==> lagoon: inputs <==
Design ALU_16_bit, start of the top module:
module ALU_16_bit(
input wire [15:0] A,
input wire [15:0] B,
input wire [3:0] ALU_FUN,
input wire clk,
output reg [15:0] ALU_OUT,
output reg Carry_Flag,
output reg Arith_Flag,
output reg Logic_Flag,
output reg CMP_Flag,
output reg Shift_Flag
);
clock: 31.0 ns
lec_check: 0
abc_area: 1
cap_margin: 40
core_margin: 9
core_utilization: 68
cts_cluster_diameter: 204
cts_cluster_size: 65
gpl_routability_driven: 0
gpl_timing_driven: 0
place_density: 0.41
slew_margin: 20
tns_end_percent: 20
run.sh (not shown) runs the stock make flow with config.mk's settings and CLKGATE_MAP_FILE=.
==> tundra: changes against lagoon <==
==> flow/config.mk (replaced) <==
export PLATFORM = sky130hd
export DESIGN_NAME = ALU_16_bit
export DESIGN_NICKNAME = ALU_16_bit
export VERILOG_FILES = /design/flow/design.v
export SDC_FILE = /design/flow/constraint.sdc
export NUM_CORES = 4
export LEC_CHECK = 0
export ABC_AREA = 1
export CAP_MARGIN = 20
export CORE_ASPECT_RATIO = 0.72
export CORE_MARGIN = 2
export CORE_UTILIZATION = 40
export HOLD_SLACK_MARGIN = -0.03
export SLEW_MARGIN = 20
export TNS_END_PERCENT = 10
==> onyx: changes against lagoon <==
==> flow/config.mk (replaced) <==
export PLATFORM = sky130hd
export DESIGN_NAME = ALU_16_bit
export DESIGN_NICKNAME = ALU_16_bit
export VERILOG_FILES = /design/flow/design.v
export SDC_FILE = /design/flow/constraint.sdc
export NUM_CORES = 4
export LEC_CHECK = 0
export CAP_MARGIN = 20
export CORE_MARGIN = 2
export CORE_UTILIZATION = 59
export SLEW_MARGIN = 20
==> flow/constraint.sdc (replaced) <==
create_clock -name core_clock -period 15.5 [get_ports {clk}]
set_input_delay 3.1000 -clock core_clock [delete_from_list [all_inputs] [get_ports {clk}]]
set_output_delay 3.1000 -clock core_clock [all_outputs]
set_load 0.01 [all_outputs]
==> results.toml <==
# generated from flow reports
[grt]
grt_util_all_layers_pct = 28.25
first_global_vias = 14320

[power_and_ir_drop]
total_leakage_power_nw = 8.855
sequentialPowerShare_pct = 4.7
comb_power_share_pct = 89.6
power-top-group = "combinational cells"

[critical_path]
slowest_stage = "clkdlybuf4s50_1"

[logic_synthesis]
synth-compound-area-share_pct = 15.99

[final_timing]
fmax_ghz = 0.03418
worst_slack_ns = 1.742

[place]
placed_cell_area_um2 = 15450

[run_status]
status = "timing/DRC/antenna clean"

[drt]
vias_per_cell = 5.462
detail-route-antenna-nets = 0

[finish]
comb-cell-share_pct = 76.43
# the run above: tundra

==> results.toml <==
# physical design summary
[run_status]
status = "aborted with a tool error"
lastStage = "global routing"
tool.error = "[ERROR GRT-0232] Routing congestion too high. Check the congestion heatmap in the GUI."

[logic_synthesis]
enable_flop_cells = 0
ys_async_sr_fraction_pct = 0
synth-compound-area-share_pct = 27.78
synth_cell_type_count = 93
xor_area_share_pct = 7.004

[die]
row_count = 56
chipHeight_um = 158.8
initial_core_util_pct = 60.20
dieArea_um2 = 25200

[place]
placed_cells_incl_taps = 2723
placed_cell_area_um2 = 19300

[clock_network]
postCtsSetupRepairBufs = 94

[grt]
grt_util_all_layers_pct = 85.28
# the run above: onyx

==> results.toml <==
# generated from flow reports
[grt]
grt_util_all_layers_pct = 35.65
global_route_wire_length_before_repair_mm = 76.32
first_global_vias = 15200

[logic_synthesis]
synth-compound-area-share_pct = 15.99
topCombFamilyByArea = "adder cells"
yosysSeqAreaShare_pct = 2.245

[final_timing]
worst_slack_ns = 1.140
fmax_ghz = 0.03349

[power_and_ir_drop]
power-top-group = "combinational cells"
sequentialPowerShare_pct = 4.7

[run_status]
status = "timing/DRC/antenna clean"

[finish]
comb-cell-share_pct = 76.96
mi_logic_area_um2 = 12590

[critical_path]
slowest_stage = "ha_1"

[drt]
vias_per_cell = 6.178

[place]
placed_cell_area_um2 = 15300

[die]
initial_core_util_pct = 69.84
row_count = 52
# the run above: lagoon


========
==> trial 7: inputs <==
==> flow/design.v <==
module ALU_16_bit(
input wire [15:0] A,
input wire [15:0] B,
input wire [3:0] ALU_FUN,
input wire clk,
output reg [15:0] ALU_OUT,
output reg Carry_Flag,
output reg Arith_Flag,
output reg Logic_Flag,
output reg CMP_Flag,
output reg Shift_Flag
);
reg [15:0] ALU_OUT_Comb;
always @ (*)
 begin
  Arith_Flag = 0;
  Logic_Flag = 0;
  CMP_Flag = 0;
  Shift_Flag = 0;
  Carry_Flag = 0;
  case (ALU_FUN)
    4'b0000: begin
	          {Carry_Flag, ALU_OUT_Comb} = A + B;
	          Arith_Flag = 1; 
			 end
	4'b0001: begin 
	          {Carry_Flag, ALU_OUT_Comb} = A - B;
	          Arith_Flag = 1;
 			 end
	4'b0010: begin 
	          ALU_OUT_Comb = A * B;
	          Arith_Flag = 1; 
			 end
	4'b0011: begin
	          if (B != 16'b0)
	           begin
			    ALU_OUT_Comb = A / B;
				Arith_Flag = 1;
			   end
			  else
			   begin
			    ALU_OUT_Comb = 16'b0;
				Arith_Flag = 1;
			   end
			 end
	4'b0100: begin 
	          ALU_OUT_Comb = A & B;
	          Logic_Flag = 1; 
			 end
	4'b0101: begin
	          ALU_OUT_Comb = A | B;
	          Logic_Flag = 1;
			 end
	4'b0110: begin 
	          ALU_OUT_Comb = ~ (A & B);
	          Logic_Flag = 1;
			 end
	4'b0111: begin
	          ALU_OUT_Comb = ~ (A | B);
	          Logic_Flag = 1;
			 end
	4'b1000: begin
	          ALU_OUT_Comb = A ^ B;
	          Logic_Flag = 1;
			 end
	4'b1001: begin 
	          ALU_OUT_Comb = ~ (A ^ B);
	          Logic_Flag = 1;
			 end
	4'b1010: begin
	          if (A == B)
	           begin
			    ALU_OUT_Comb = 16'b1;
				CMP_Flag = 1;
			   end
			  else
			   begin
			    ALU_OUT_Comb = 16'b0;
				CMP_Flag = 1;
			   end
			 end
	4'b1011: begin
	          if (A > B)
	           begin
			    ALU_OUT_Comb = 16'b10;
				CMP_Flag = 1;
			   end
			  else
			   begin
			    ALU_OUT_Comb = 16'b0;
				CMP_Flag = 1;
			   end
			 end
	4'b1100: begin
	          if (A < B)
	           begin
			    ALU_OUT_Comb = 16'b11;
				CMP_Flag = 1;
			   end
			  else
			   begin
			    ALU_OUT_Comb = 16'b0;
				CMP_Flag = 1;
			   end
			 end
	4'b1101: begin 
	          ALU_OUT_Comb = A >> 1 ;
	          Shift_Flag = 1;
			 end
	4'b1110: begin
           	  ALU_OUT_Comb = A << 1 ;
	          Shift_Flag = 1;
			 end
	default: ALU_OUT_Comb = 16'b0;
  endcase
 end
always @ (posedge clk)
 begin
  ALU_OUT <= ALU_OUT_Comb;
 end 
endmodule
==> flow/run.sh <==
#!/bin/bash
# the make line also repeats each setting of config.mk as NAME=value (left out here)
make -C /OpenROAD-flow-scripts/flow DESIGN_CONFIG=/design/flow/config.mk WORK_HOME=/design/flow/orfs CLKGATE_MAP_FILE= finish
==> flow/config.mk <==
export PLATFORM = sky130hd
export DESIGN_NAME = ALU_16_bit
export DESIGN_NICKNAME = ALU_16_bit
export VERILOG_FILES = /design/flow/design.v
export SDC_FILE = /design/flow/constraint.sdc
export NUM_CORES = 4
export LEC_CHECK = 0
export ABC_AREA = 1
export CAP_MARGIN = 40
export CORE_MARGIN = 9
export CORE_UTILIZATION = 59
export CTS_CLUSTER_DIAMETER = 204
export CTS_CLUSTER_SIZE = 65
export GPL_ROUTABILITY_DRIVEN = 0
export GPL_TIMING_DRIVEN = 0
export PLACE_DENSITY = 0.41
export SLEW_MARGIN = 20
export TNS_END_PERCENT = 5
==> flow/constraint.sdc <==
create_clock -name core_clock -period 31.0 [get_ports {clk}]
set_input_delay 6.2000 -clock core_clock [delete_from_list [all_inputs] [get_ports {clk}]]
set_output_delay 6.2000 -clock core_clock [all_outputs]
set_load 0.01 [all_outputs]
==> inputs of build 23, as changes to trial 7 <==
Settings changed: ABC_AREA 1 to default, CAP_MARGIN 40 to 20, CORE_MARGIN 9 to 2, CORE_UTILIZATION 59 to 17, CTS_CLUSTER_DIAMETER 204 to default, CTS_CLUSTER_SIZE 65 to default, GPL_ROUTABILITY_DRIVEN 0 to default, GPL_TIMING_DRIVEN 0 to default, PLACE_DENSITY 0.41 to default, TNS_END_PERCENT 5 to default.
==> flow/constraint.sdc (replaced) <==
create_clock -name core_clock -period 39.2 [get_ports {clk}]
set_input_delay 7.8400 -clock core_clock [delete_from_list [all_inputs] [get_ports {clk}]]
set_output_delay 7.8400 -clock core_clock [all_outputs]
set_load 0.01 [all_outputs]
==> comparison <==
Build 23 produced a clean layout. Trial 7 produced a clean layout. Between trial 7 and build 23, the lower die size is in trial 7 (gap about 65%, measured against build 23). Combinational power: trial 7 is larger than build 23 (4.2%). Against trial 7, the via count of build 23 is smaller by about 5%. Against build 23, the routed wire length of trial 7 is smaller by 17%. Hold slack: trial 7 is worse than build 23 (1.9 ns).

========
==> inputs of 11-27 <==
// ALU_16_bit: RTL as listed in full above, without the edits since
clock: 30.6 ns
lec_check: 0
cap_margin: 20
core_margin: 2
core_utilization: 48
slew_margin: 20
==> 06-02 (differences from 11-27) <==
Settings changed: CORE_UTILIZATION 48 to 72, CTS_CLUSTER_SIZE set to 47, PLACE_DENSITY_LB_ADDON set to 0.01.
==> flow/constraint.sdc (replaced) <==
create_clock -name core_clock -period 12.1 [get_ports {clk}]
set_input_delay 2.4200 -clock core_clock [delete_from_list [all_inputs] [get_ports {clk}]]
set_output_delay 2.4200 -clock core_clock [all_outputs]
set_load 0.01 [all_outputs]
==> 06-22 (differences from 11-27) <==
Settings changed: CORE_ASPECT_RATIO set to 0.72, CORE_UTILIZATION 48 to 40, TNS_END_PERCENT set to 50.
==> flow/constraint.sdc (replaced) <==
create_clock -name core_clock -period 31.0 [get_ports {clk}]
set_input_delay 6.2000 -clock core_clock [delete_from_list [all_inputs] [get_ports {clk}]]
set_output_delay 6.2000 -clock core_clock [all_outputs]
set_load 0.01 [all_outputs]
==> 08-23 (differences from 11-27) <==
Settings changed: CORE_UTILIZATION 48 to 65, CTS_CLUSTER_DIAMETER set to 339, SETUP_SLACK_MARGIN set to -2.0, TNS_END_PERCENT set to 5.
==> flow/constraint.sdc (replaced) <==
create_clock -name core_clock -period 29.3 [get_ports {clk}]
set_input_delay 5.8600 -clock core_clock [delete_from_list [all_inputs] [get_ports {clk}]]
set_output_delay 5.8600 -clock core_clock [all_outputs]
set_load 0.01 [all_outputs]
==> summary of the runs <==
11-27 went through all stages and came out clean. 08-23 finished but fails on setup timing. 06-02 never finished: it broke off in 3_5_place_dp. 06-22 finished clean.
Against 06-22, the critical path depth of 08-23 is lower by 1.
Total power, highest first: 08-23, 11-27, 06-22.
In 08-23 the count of clock-buffer cells in the layout is higher than in 06-22, by 1.
The lowest non-clock buffer count belongs to 06-22, the highest to 08-23.
The lowest utilization belongs to 06-22, the highest to 08-23.
==> figures <==
item                                                    08-23           11-27           06-22                   06-02
Final area over synthesized area                       1.308x          1.347x          1.261x                       -
Number of multi-input logic gates                        1649            1649            1650                       -
Pwr per Cell Area                                 47.3 nW/um2     41.8 nW/um2     44.2 nW/um2                       -
Sum of negative setup slack                          -1.43 ns            0 ns            0 ns                       -
Final worst slack                                    -1.43 ns        0.763 ns        0.659 ns                       -
Worst-case headroom to the max-slew limit               19.4%           25.9%           18.5%                       -
Wire length of the first global-routing pass         92500 um        92500 um        92400 um                       -
Uppermost routed layer                                   met5            met5            met4                       -
Fin nets                                                 2706            2695            2528                       -
Number of sinks driven by the clock tree                   16              16              16                       -
Endpoint type of the worst setup path               flip-flop       flip-flop       flip-flop                       -
Outcome                                       failed layout checks  finished clean  finished clean  stopped before the end
Failing step                                                -               -               -            3_5_place_dp
Layout check failures                            setup timing               -               -                       -

========
==> inputs of run a <==
// ALU_16_bit: RTL as listed in full above, without the edits since
make LEC_CHECK=0 CAP_MARGIN=20 CORE_MARGIN=2 CORE_UTILIZATION=40 SLEW_MARGIN=20 finish   # period 31.0 ns
==> run b: changes against run a <==
--- a/flow/config.mk
+++ b/flow/config.mk
@@ -9,3 +9,4 @@
 export CORE_MARGIN = 2
-export CORE_UTILIZATION = 40
+export CORE_UTILIZATION = 58
+export SETUP_SLACK_MARGIN = -2.0
 export SLEW_MARGIN = 20
==> flow/constraint.sdc (replaced) <==
create_clock -name core_clock -period 29.3 [get_ports {clk}]
set_input_delay 5.8600 -clock core_clock [delete_from_list [all_inputs] [get_ports {clk}]]
set_output_delay 5.8600 -clock core_clock [all_outputs]
set_load 0.01 [all_outputs]
==> run c: changes against run a <==
--- a/flow/config.mk
+++ b/flow/config.mk
@@ -9,3 +9,5 @@
 export CORE_MARGIN = 2
-export CORE_UTILIZATION = 40
+export CORE_UTILIZATION = 68
+export CTS_CLUSTER_DIAMETER = 29
+export CTS_CLUSTER_SIZE = 37
 export SLEW_MARGIN = 20
==> flow/constraint.sdc (replaced) <==
create_clock -name core_clock -period 15.5 [get_ports {clk}]
set_input_delay 3.1000 -clock core_clock [delete_from_list [all_inputs] [get_ports {clk}]]
set_output_delay 3.1000 -clock core_clock [all_outputs]
set_load 0.01 [all_outputs]
==> run d: changes against run a <==
--- a/flow/config.mk
+++ b/flow/config.mk
@@ -9,3 +9,3 @@
 export CORE_MARGIN = 2
-export CORE_UTILIZATION = 40
+export CORE_UTILIZATION = 63
 export SLEW_MARGIN = 20
==> flow/constraint.sdc (replaced) <==
create_clock -name core_clock -period 12.1 [get_ports {clk}]
set_input_delay 2.4200 -clock core_clock [delete_from_list [all_inputs] [get_ports {clk}]]
set_output_delay 2.4200 -clock core_clock [all_outputs]
set_load 0.01 [all_outputs]
==> design notes <==
The run stopped with a tool error. The run ended at 5_1_grt. The first error in the log reads "[ERROR GRT-0116] Global routing finished with congestion. Check the congestion regions in the DRC Viewer". The tools report the clock sink count as 16. The met1 routing resource usage after global routing was 81.2%; the maximum level of the CTS H-tree was 1. The wire-length estimate of the detail-placed layout is 51,400 um. OpenSTA, run right after detailed placement, puts the worst setup slack at -14,980 ps. Number of buffers added by the clock tree synthesis step: 3.

The placer congestion estimate came out at 1.13. The floorplan step defined a core boundary enclosing 0.0219 mm2. In this run the post-CTS setup repair buffer count came out at 83. At the floorplan stage, the core utilization is reported as 64.6%.

For the total of hold buffers inserted after clock tree synthesis, the log shows 0. The run gives 0.0236 mm2 for the overall chip area. The die width is 154 um.
the above is filed under run d

==> design notes <==
The flow did not finish. The flow stopped in 4_1_cts. The first error in the log reads "[ERROR DPL-0038] Utilization greater than 100%, impossible to legalize". The placeable core region was 0.0203 mm2.

The placer congestion estimate came out at 1.21. Area of the synthesized netlist per yosys stat: 0.0141 mm2. The synthesized instance count is 1,930. The die width is 148 um. The share of the Yosys chip area taken by registers is 2.27%.

The report lists the number of standard-cell rows as 52. The pre-CTS setup check shows a worst slack of -12,440 ps. With the floorplan-stage core utilization at 69.6%, the xor/xnor share of the synthesized area is 7.00%. For the overall chip area, the log shows 0.0219 mm2. Summed over all nets, the half-perimeter wirelength after detailed placement is 53,500 um.
the above is filed under run c

==> design notes <==
The flow ran to the end and the layout has no timing, DRC or antenna violations. The number of buffers inserted by port buffering was 57; the met1 routing resource usage after global routing was 44.1%. Once the clock tree was built, the setup fixing pass inserted 0 buffers. The share of the core area taken by cells at floorplan is 40.8%. Minimum setup slack after placement: -941 ps. The post-synth design cell area was 0.0141 mm2; the clock sink count was 16. The logs give 46,600 um for the estimated wirelength of the detail-placed design and 0.0368 mm2 for the overall chip area. The total of hold buffers inserted after clock tree synthesis is 0, and the number of buffers added by the clock tree synthesis step is 3.

The run gives 1 as the maximum level of the CTS H-tree. For this design the static power due to leakage is 8.01 nW.
the above is filed under run a

==> design notes <==
The tightest slew margin relative to the limit came out at 26.9%. The die width was 160 um; the placeable core region was 0.0241 mm2. The final setup violation count was 1. In this run, CTS created clock tree buffers numbering 3. At the worst endpoint, the arrival time is 30,540 ps. RePlAce ended its routability-driven mode at a weighted congestion of 1.07. The run gives 46,700 um for the estimated wirelength of the detail-placed design. For this design, the CTS-stage hold fixing added 0 buffers. Looking at the post-CTS report, the setup buffer insertion count equals 0.

Timing analysis after detailed placement gives a worst setup slack of -1840 ps. The chip occupies 0.0256 mm2. The flow ran to the end, but the layout failed its checks. In the floorplan report the effective utilization is 58.6%. Global routing consumed, on the met1 layer, 55.6% of the routing resources.

The setup slack of the critical path after layout is -1080 ps, and the number of clock buffers in the layout is 4. The run did not pass the layout checks because of negative setup slack.
the above is filed under run b

Power is estimated from default activity; no workload was simulated.
